==> flow/design.v (excerpt) <==
module QAM(clk, rst, en, Din, IFout);
input clk, rst, en;
input Din;
output reg signed [17:0] IFout;
wire [1:0] spc_out;
wire [1:0] sm_i;
wire [1:0] sm_q;
wire [1:0] lf_i;
wire [1:0] lf_q;
wire [1:0] usi_i;
wire [1:0] usi_q;
wire signed [17:0] srrc_i;
wire signed [17:0] srrc_q;
wire en0;
wire en1;
wire en2;
wire en3;
reg sm_ctrl;
reg [3:0] usi_ctrl;
reg [1:0] mix_cnt;
reg sync_i0, sync_i1, sync_q0, sync_q1;
reg ce2;
always @(posedge clk or posedge rst) begin
	if (rst) begin
	    ce2 <= 1'd0;
	end
	else begin
		ce2 <= ~ce2;
	end
end
assign en0 = en & ce2;
always @(posedge clk or posedge rst) begin
	if (rst) begin
	    sync_i0 <= 1'd0;
	    sync_q0 <= 1'd0; 
	end
	else begin
		sync_i0 <= sm_i[1];
		sync_q0 <= sm_q[1];
	end
end
always @(posedge clk or posedge rst) begin
	if (rst) begin
	    sync_i1 <= 1'd0;
	    sync_q1 <= 1'd0;
	end
	else begin
		sync_i1 <= sync_i0;
		sync_q1 <= sync_q0;
	end
end
always @(posedge clk or posedge rst) begin
	if (rst) begin
	    sm_ctrl <= 1'd0;
	end
	else if (ce2) begin
		sm_ctrl <= ~sm_ctrl;
	end
end
assign en1 = (sm_ctrl & ce2) ? 1'd1 : 1'd0;
always @(posedge clk or posedge rst) begin
	if (rst) begin
	    usi_ctrl <= 1'd0;
	end
	else if(en) begin
		if(usi_ctrl == 4'd8) usi_ctrl <= usi_ctrl;
		else usi_ctrl <= usi_ctrl + 4'd1;
	end
end
assign en2 = (usi_ctrl == 4'd8) ? 1'd1 : 1'd0;
assign en3 = 1'd1;
assign lf_i = {sync_i1, 1'd1};
assign lf_q = {sync_q1, 1'd1};
SPC u_SPC(.clk(clk),
	      .rst(rst),
	      .en(en0),
	      .Din(Din),
	      .OUT(spc_out)
	      );
SM u_SM(.clk(clk),
	    .rst(rst),
	    .en(en1),
	    .Din(spc_out),
	    .I(sm_i),
	    .Q(sm_q)
	    );
USI u_USI_i(.clk(clk),
	        .rst(rst),
  ...
export LEC_CHECK = 0
export CAP_MARGIN = 20
export CORE_ASPECT_RATIO = 0.67
export CORE_MARGIN = 6
export CORE_UTILIZATION = 50
export CTS_CLUSTER_DIAMETER = 228
export GPL_ROUTABILITY_DRIVEN = 0
export GPL_TIMING_DRIVEN = 0
export HOLD_SLACK_MARGIN = 0.14
export MAX_ROUTING_LAYER = met4
export MIN_ROUTING_LAYER = met1
export PLACE_DENSITY_LB_ADDON = 0.18
export SLEW_MARGIN = 15
create_clock -name core_clock -period 4.39 [get_ports {clk}]
run.sh (not shown) runs the stock make flow with config.mk's settings and CLKGATE_MAP_FILE=.
The first run produced a layout that fails on setup timing.
Rerun with:
CORE_ASPECT_RATIO = default   (was 0.67)
CORE_MARGIN = 2   (was 6)
CORE_UTILIZATION = 40   (was 50)
CTS_CLUSTER_DIAMETER = default   (was 228)
GPL_ROUTABILITY_DRIVEN = default   (was 0)
GPL_TIMING_DRIVEN = default   (was 0)
HOLD_SLACK_MARGIN = default   (was 0.14)
MAX_ROUTING_LAYER = default   (was met4)
MIN_ROUTING_LAYER = default   (was met1)
PLACE_DENSITY_LB_ADDON = default   (was 0.18)
SLEW_MARGIN = 20   (was 15)
clock period = 4.66 ns   (was 4.39 ns; I/O delays follow)
What happened: The changed run completed without violations. Die size is higher by about 20%. Area after synthesis does not change. Critical path depth is lower by 1. Via count is lower by 2.4%. Fmax is higher by 4.7%. Sequential share of layout area is higher by 0.82 points.
Rerun with:
CORE_UTILIZATION = 72   (was 40)
CTS_CLUSTER_DIAMETER = 90   (was default)
clock period = 2.52 ns   (was 4.66 ns; I/O delays follow)
This time the run aborted during clock tree synthesis, error DPL-0033.
Area after synthesis is unchanged.
Synthesized cell count stays the same.
Die size came out lower by well over a third.

QAM again, from the RTL that the note above started with.
clock: 5.0 ns
lec_check: 0
abc_area: 0
cap_margin: 5
cell_pad_in_sites_global_placement: 2
core_margin: 3
core_utilization: 40
cts_cluster_diameter: 170
gpl_timing_driven: 1
max_routing_layer: met5
min_routing_layer: met2
setup_slack_margin: 1.13
slew_margin: 5
Then changed:
- ABC_AREA: 0 -> not set
- CAP_MARGIN: 5 -> 20
- CELL_PAD_IN_SITES_GLOBAL_PLACEMENT: 2 -> not set
- CORE_MARGIN: 3 -> 2
- CTS_CLUSTER_DIAMETER: 170 -> not set
- GPL_TIMING_DRIVEN: 1 -> not set
- MAX_ROUTING_LAYER: met5 -> not set
- MIN_ROUTING_LAYER: met2 -> not set
- SETUP_SLACK_MARGIN: 1.13 -> not set
- SLEW_MARGIN: 5 -> 20
After rerunning: Via count falls by 30%. Wire length drops by 19%. Area after synthesis stays the same. Utilization falls by 2.3 points. Sequential share of layout area goes up by 1.8 points. Worst setup slack gets worse by 690 ps. Cell count went down by 1.6%. Global-route usage is lower by 12 points. Die area drops by 0.93%.
Then changed:
- ABC_AREA: not set -> 1
- CORE_MARGIN: 2 -> 3
- CTS_CLUSTER_DIAMETER: not set -> 170
- GPL_TIMING_DRIVEN: not set -> 0
- HOLD_SLACK_MARGIN: not set -> 0.24
- MAX_ROUTING_LAYER: not set -> met5
- MIN_ROUTING_LAYER: not set -> met2
- SETUP_SLACK_MARGIN: not set -> 1.13
- SLEW_MARGIN: 20 -> 35
Outcome: Fmax grows by 14%. Setup slack is better by 570 ps. Final area grows by 11%. Synthesized cell count grows by 17%. Cell count grows by 16%.
Then changed:
- ABC_AREA: 1 -> not set
- CORE_MARGIN: 3 -> 2
- CORE_UTILIZATION: 40 -> 66
- CTS_CLUSTER_DIAMETER: 170 -> not set
- GPL_TIMING_DRIVEN: 0 -> not set
- HOLD_SLACK_MARGIN: 0.24 -> not set
- MAX_ROUTING_LAYER: met5 -> not set
- MIN_ROUTING_LAYER: met2 -> not set
- SETUP_SLACK_MARGIN: 1.13 -> not set
- SLEW_MARGIN: 35 -> 20
- clock period: 5.0 -> 3.34 ns (I/O delays scaled with it)
The changed run ran to the end with violations: negative setup slack.
Global-route usage increases by 2.4 points.
Setup slack is worse by 1500 ps.
Synthesized cell count drops by 15%.
Clock-buffer cell count is lower by 25.
Register-to-register slack degrades by 1500 ps.
Die area went down by 41%.
Core utilization climbs by 42 points.
